## ALU_TOP
module ALU_TOP 
#( parameter OP_DATA_WIDTH = 16 ,
             Arith_OUT_WIDTH = OP_DATA_WIDTH + OP_DATA_WIDTH ,            
             Logic_OUT_WIDTH = OP_DATA_WIDTH ,
             Shift_OUT_WIDTH = OP_DATA_WIDTH ,
             CMP_OUT_WIDTH = 3 
)
(
input  wire [OP_DATA_WIDTH-1:0]    A   ,
input  wire [OP_DATA_WIDTH-1:0]    B   ,
input  wire [3:0]                  ALU_FUNC ,
input  wire                        CLK ,
output wire [Arith_OUT_WIDTH-1:0]  Arith_OUT,
output wire                        Carry_OUT,
output wire                        Arith_Flag,
output wire [Logic_OUT_WIDTH-1:0]  Logic_OUT,
output wire                        Logic_Flag,
output wire [Shift_OUT_WIDTH-1:0]  Shift_OUT,
output wire                        Shift_Flag,
output wire [CMP_OUT_WIDTH-1:0]    CMP_OUT,
output wire                        CMP_Flag
);
Settings: LEC_CHECK=0, CAP_MARGIN=0, CORE_MARGIN=2, CORE_UTILIZATION=72, CTS_CLUSTER_DIAMETER=239, CTS_CLUSTER_SIZE=38, HOLD_SLACK_MARGIN=-0.02, MAX_ROUTING_LAYER=met4, MIN_ROUTING_LAYER=met1, PLACE_DENSITY=0.63, SETUP_SLACK_MARGIN=0.1, SLEW_MARGIN=20, TNS_END_PERCENT=80; clock period 95.5 ns.
run.sh (not shown) runs the stock make flow with config.mk's settings and CLKGATE_MAP_FILE=.
The starting point failed in 5_1_grt, error ODB-0269.
Change:
CAP_MARGIN = 20   (was 0)
CORE_ASPECT_RATIO = 1.04   (was not set)
CORE_UTILIZATION = 69   (was 72)
CTS_CLUSTER_DIAMETER = 112   (was 239)
HOLD_SLACK_MARGIN = 0.14   (was -0.02)
PLACE_DENSITY = not set   (was 0.63)
TNS_END_PERCENT = 5   (was 80)
clock period = 95.1 ns   (was 95.5 ns; I/O delays follow)
- With this change the flow reached the layout checks and failed them: setup timing
- synthesized area is unchanged
- synthesized cell count is unchanged
- die size increases by a few percent
Change:
CORE_ASPECT_RATIO = not set   (was 1.04)
CORE_UTILIZATION = 40   (was 69)
CTS_CLUSTER_DIAMETER = not set   (was 112)
CTS_CLUSTER_SIZE = not set   (was 38)
HOLD_SLACK_MARGIN = not set   (was 0.14)
MAX_ROUTING_LAYER = not set   (was met4)
MIN_ROUTING_LAYER = not set   (was met1)
SETUP_SLACK_MARGIN = not set   (was 0.1)
TNS_END_PERCENT = not set   (was 5)
clock period = 105.0 ns   (was 95.1 ns; I/O delays follow)
Outcome: The changed run produced a clean layout; die area is higher by 71%; design area is lower by 5.7%; wire length is lower by 10%; worst hold slack improves by 1800 ps.
Change:
clock period = 102.0 ns   (was 105.0 ns; I/O delays follow)
Result: The changed run passed the timing, DRC and antenna checks; via count came out higher by 1.1%; utilization goes up by 1.8 points; cell area climbs by 3.7%; wire length grows by about 2.2%; count of clock-buffer cells in the layout goes up by 1.

ALU_TOP again, from the RTL that the note above started with.
Settings: LEC_CHECK=0, CAP_MARGIN=5, CORE_MARGIN=2, CORE_UTILIZATION=70, CTS_CLUSTER_SIZE=36, SLEW_MARGIN=20; clock period 74.3 ns.
The first run stopped in clock tree synthesis (4_1_cts) (DPL-0038).
==> next run, changes <==
ABC_AREA = 1   (was default)
CAP_MARGIN = 20   (was 5)
CORE_UTILIZATION = 57   (was 70)
CTS_CLUSTER_SIZE = default   (was 36)
PLACE_DENSITY_LB_ADDON = 0.0   (was default)
clock period = 142.0 ns   (was 74.3 ns; I/O delays follow)
With this change the flow finished clean.
Die area goes up by 29%.
Synthesized cell count goes up by 25%.
Area after synthesis is higher by 5.7%.
==> next run, changes <==
CORE_UTILIZATION = 72   (was 57)
CTS_CLUSTER_DIAMETER = 395   (was default)
CTS_CLUSTER_SIZE = 98   (was default)
After rerunning:
- cell area decreases by 0.71%
- core utilization increases by 16 points
- routed wire length decreases by 2.0%
- synthesized cell count is unchanged
- area after synthesis is unchanged
- fmax decreases by 0.97%
- worst setup slack got worse by 1.2 ns
- count of clock-buffer cells in the layout stays the same
- via count increases by 3.7%
- hold slack improved by 0.030 ns
==> next run, changes <==
ABC_AREA = default   (was 1)
CORE_UTILIZATION = 40   (was 72)
CTS_CLUSTER_DIAMETER = default   (was 395)
CTS_CLUSTER_SIZE = default   (was 98)
PLACE_DENSITY_LB_ADDON = default   (was 0.0)
clock period = 122.0 ns   (was 142.0 ns; I/O delays follow)
Routed wire length rises by about 2.7%.
Non-clock buffer count rises by 19.
==> next run, changes <==
CORE_UTILIZATION = 67   (was 40)
CTS_CLUSTER_DIAMETER = 354   (was default)
CTS_CLUSTER_SIZE = 32   (was default)
MAX_ROUTING_LAYER = met4   (was default)
clock period = 95.1 ns   (was 122.0 ns; I/O delays follow)
Result:
- The new run finished but failed the layout checks on negative setup slack
- cell area goes up by 12%
- worst setup slack is worse by 8.7 ns
- wire length came out higher by about 9%
- sequential share of layout area goes down by 0.42 points
- first-iteration DRC count rose by about 50%
- die area is lower by about 40%
- non-clock buffer count came out higher by 394
- cell count went down by 1.1%
==> next run, changes <==
CORE_UTILIZATION = 70   (was 67)
CTS_CLUSTER_DIAMETER = 340   (was 354)
CTS_CLUSTER_SIZE = default   (was 32)
clock period = 93.3 ns   (was 95.1 ns; I/O delays follow)
Effect:
- Now the flow died in global routing (5_1_grt)
- synthesized cell count is unchanged
- synthesized area stays the same
- die area came out lower by 4.2%

ALU_TOP again, from the RTL that the note above started with.
make LEC_CHECK=0 CAP_MARGIN=20 CELL_PAD_IN_SITES_DETAIL_PLACEMENT=2 CORE_ASPECT_RATIO=1.53 CORE_MARGIN=6 CORE_UTILIZATION=40 CTS_CLUSTER_DIAMETER=129 PLACE_DENSITY=0.55 SLEW_MARGIN=20 finish   # period 105.0 ns
The starting point did not get past 5_1_grt with GRT-0232.
Next try:
- CELL_PAD_IN_SITES_DETAIL_PLACEMENT: 2 -> not set
- CORE_ASPECT_RATIO: 1.53 -> 1.01
- CORE_MARGIN: 6 -> 2
- CORE_UTILIZATION: 40 -> 61
- CTS_CLUSTER_DIAMETER: 129 -> 333
- CTS_CLUSTER_SIZE: not set -> 100
- GPL_ROUTABILITY_DRIVEN: not set -> 0
- PLACE_DENSITY: 0.55 -> not set
- SETUP_SLACK_MARGIN: not set -> -2.0
- TNS_END_PERCENT: not set -> 5
The new run produced a clean layout.
Area after synthesis does not change.
Die size drops by 38%.
Synthesized cell count is unchanged.
Next try:
- CELL_PAD_IN_SITES_GLOBAL_PLACEMENT: not set -> 1
- CORE_ASPECT_RATIO: 1.01 -> 0.5
- CORE_UTILIZATION: 61 -> 42
- CTS_CLUSTER_DIAMETER: 333 -> not set
- CTS_CLUSTER_SIZE: 100 -> 14
Hold slack degrades by 0.0086 ns.
Maximum frequency rose slightly.
Cell count rose by a few percent.
Next try:
- ABC_AREA: not set -> 0
- CELL_PAD_IN_SITES_DETAIL_PLACEMENT: not set -> 0
- CELL_PAD_IN_SITES_GLOBAL_PLACEMENT: 1 -> not set
- CORE_ASPECT_RATIO: 0.5 -> 1.53
- CORE_MARGIN: 2 -> 7
- CORE_UTILIZATION: 42 -> 52
- CTS_CLUSTER_DIAMETER: not set -> 129
- CTS_CLUSTER_SIZE: 14 -> 86
- GPL_ROUTABILITY_DRIVEN: 0 -> not set
- GPL_TIMING_DRIVEN: not set -> 0
- MAX_ROUTING_LAYER: not set -> met4
- PLACE_DENSITY: not set -> 0.55
- SETUP_SLACK_MARGIN: -2.0 -> not set
- TNS_END_PERCENT: 5 -> 90
Effect: The changed run finished but failed the layout checks on negative setup slack. Wire length drops by about 4.7%. Non-clock buffer count rose by 165. Final area rises by 6.1%. Fmax shrinks by about 3%. Via count rises by 1.9%. Count of clock-buffer cells in the layout falls by 2. Flip-flop count stays the same. Core utilization climbs by 15 points. Worst setup slack loses 3.2 ns. Hold slack gets better by 0.14 ns.
Next try:
- ABC_AREA: 0 -> not set
- CELL_PAD_IN_SITES_DETAIL_PLACEMENT: 0 -> 2
- CORE_ASPECT_RATIO: 1.53 -> not set
- CORE_MARGIN: 7 -> 2
- CORE_UTILIZATION: 52 -> 40
- CTS_CLUSTER_SIZE: 86 -> not set
- GPL_TIMING_DRIVEN: 0 -> not set
- MAX_ROUTING_LAYER: met4 -> not set
- PLACE_DENSITY: 0.55 -> not set
- TNS_END_PERCENT: 90 -> not set
Effect: This time the run failed in 4_1_cts; synthesized cell count stays the same; die size rises by about a fifth; synthesized area is unchanged.
